Design conv, start of the top module:
module conv(
           input Aclk,
           input rst,
           input [7:0] Xin,
           input [7:0] Kin,
           output reg [7:0] Rout,
           output reg result_done
       );
reg [7:0] pattern [9-1:0];
reg [4:0] daddr;
wire pattern_done;
reg [7:0] kernel [4-1:0];
reg [4:0] kaddr;
wire kernel_done;
reg [7:0] result [4-1:0];
reg [4:0] out_cnt;
integer i;
assign pattern_done = (daddr-1>=9) ? 1'd1 : 1'd0;
always@(posedge Aclk)
begin
    if(rst)
    begin
        for(i=0;i<9;i=i+1)
        begin
            pattern[i] <= 7'd0;
        end
        daddr <= 5'd1;   
    end
    else
    begin
        if(pattern_done)
        begin
            pattern[daddr] <= pattern[daddr];
            daddr <= daddr;
        end
        else
        begin
            pattern[daddr-1] <= Xin;
            daddr <= daddr + 5'd1;
        end
    end
end
assign kernel_done = (kaddr-1>=4) ? 1'd1 : 1'd0;
always@(posedge Aclk)
begin
    if(rst)
    begin
        for(i=0;i<4;i=i+1)
        begin
            kernel[i] <= 7'd0;
        end
        kaddr <= 5'd1;
    end
    else
    begin
        if(kernel_done)
        begin
            kernel[kaddr] <= kernel[kaddr];
            kaddr <= kaddr;
        end
        else
        begin
            kernel[kaddr-1] <= Kin;
            kaddr <= kaddr + 5'd1;
        end
    end
end
always@(*)
begin
    if(rst)
    begin
        for(i=0;i<4;i=i+1)
        begin
            result[i] = 7'd0;
        end
    end
    else
    begin
        if(pattern_done & kernel_done)
        begin
            result[0] = pattern[0]*kernel[0] + pattern[1]*kernel[1] + pattern[3]*kernel[2] + pattern[4]*kernel[3];
            result[1] = pattern[1]*kernel[0] + pattern[2]*kernel[1] + pattern[4]*kernel[2] + pattern[5]*kernel[3];
  ...
Settings: LEC_CHECK=0, CAP_MARGIN=20, CORE_MARGIN=2, CORE_UTILIZATION=72, CTS_CLUSTER_SIZE=32, PLACE_DENSITY=0.73, SETUP_SLACK_MARGIN=1.64, SLEW_MARGIN=20; clock period 5.93 ns.
run.sh (not shown) runs the stock make flow with config.mk's settings and CLKGATE_MAP_FILE=.
The first run completed, yet does not pass: setup timing.
Rerun with:
--- a/flow/config.mk
+++ b/flow/config.mk
@@ -9,6 +9,3 @@
 export CORE_MARGIN = 2
-export CORE_UTILIZATION = 72
-export CTS_CLUSTER_SIZE = 32
-export PLACE_DENSITY = 0.73
-export SETUP_SLACK_MARGIN = 1.64
+export CORE_UTILIZATION = 26
 export SLEW_MARGIN = 20
==> flow/constraint.sdc (replaced) <==
create_clock -name core_clock -period 15.1 [get_ports {Aclk}]
set_input_delay 3.0200 -clock core_clock [delete_from_list [all_inputs] [get_ports {Aclk}]]
set_output_delay 3.0200 -clock core_clock [all_outputs]
set_load 0.01 [all_outputs]
After rerunning: With this change the flow completed without violations. Wire length drops by roughly a tenth. Cell area fell by a few percent. Count of clock-buffer cells in the layout came out higher by 2. Maximum frequency goes down by a little under a tenth. Critical path depth went up by 2. First-iteration DRC count came out lower by a quarter to a third. Core utilization decreases by 57 points. Hold slack gets worse by 26 ps.
Rerun with:
--- a/flow/config.mk
+++ b/flow/config.mk
@@ -7,5 +7,6 @@
 export LEC_CHECK = 0
+export ABC_AREA = 1
 export CAP_MARGIN = 20
 export CORE_MARGIN = 2
-export CORE_UTILIZATION = 26
+export CORE_UTILIZATION = 58
 export SLEW_MARGIN = 20
==> flow/constraint.sdc (replaced) <==
create_clock -name core_clock -period 8.23 [get_ports {Aclk}]
set_input_delay 1.6460 -clock core_clock [delete_from_list [all_inputs] [get_ports {Aclk}]]
set_output_delay 1.6460 -clock core_clock [all_outputs]
set_load 0.01 [all_outputs]
Effect: The changed run ran to the end with no violations. Count of clock-buffer cells in the layout falls by 2. Setup slack got worse by 6800 ps. Flip-flop count stays the same. Global-route usage rises by 19 points.
Rerun with:
--- a/flow/config.mk
+++ b/flow/config.mk
@@ -7,6 +7,5 @@
 export LEC_CHECK = 0
-export ABC_AREA = 1
 export CAP_MARGIN = 20
 export CORE_MARGIN = 2
-export CORE_UTILIZATION = 58
+export CORE_UTILIZATION = 63
 export SLEW_MARGIN = 20
==> flow/constraint.sdc (replaced) <==
create_clock -name core_clock -period 4.36 [get_ports {Aclk}]
set_input_delay 0.8720 -clock core_clock [delete_from_list [all_inputs] [get_ports {Aclk}]]
set_output_delay 0.8720 -clock core_clock [all_outputs]
set_load 0.01 [all_outputs]
After rerunning: The changed run finished with setup timing left; fmax climbs by 11%; routed wire length drops by 3.6%; design area climbs by 4.1%; via count drops by 14%; global-route usage climbs by 4.0 points; sequential share of layout area drops by 0.57 points; core utilization climbs by 13 points; first-iteration DRC count drops by 21%; setup slack is worse by 3100 ps.
Rerun with:
--- a/flow/config.mk
+++ b/flow/config.mk
@@ -9,3 +9,3 @@
 export CORE_MARGIN = 2
-export CORE_UTILIZATION = 63
+export CORE_UTILIZATION = 40
 export SLEW_MARGIN = 20
==> flow/constraint.sdc (replaced) <==
create_clock -name core_clock -period 7.85 [get_ports {Aclk}]
set_input_delay 1.5700 -clock core_clock [delete_from_list [all_inputs] [get_ports {Aclk}]]
set_output_delay 1.5700 -clock core_clock [all_outputs]
set_load 0.01 [all_outputs]
With this change the flow passed the timing, design-rule and antenna checks.
Routed wire length goes down by 3.6%.
Global-route usage goes down by 15 points.
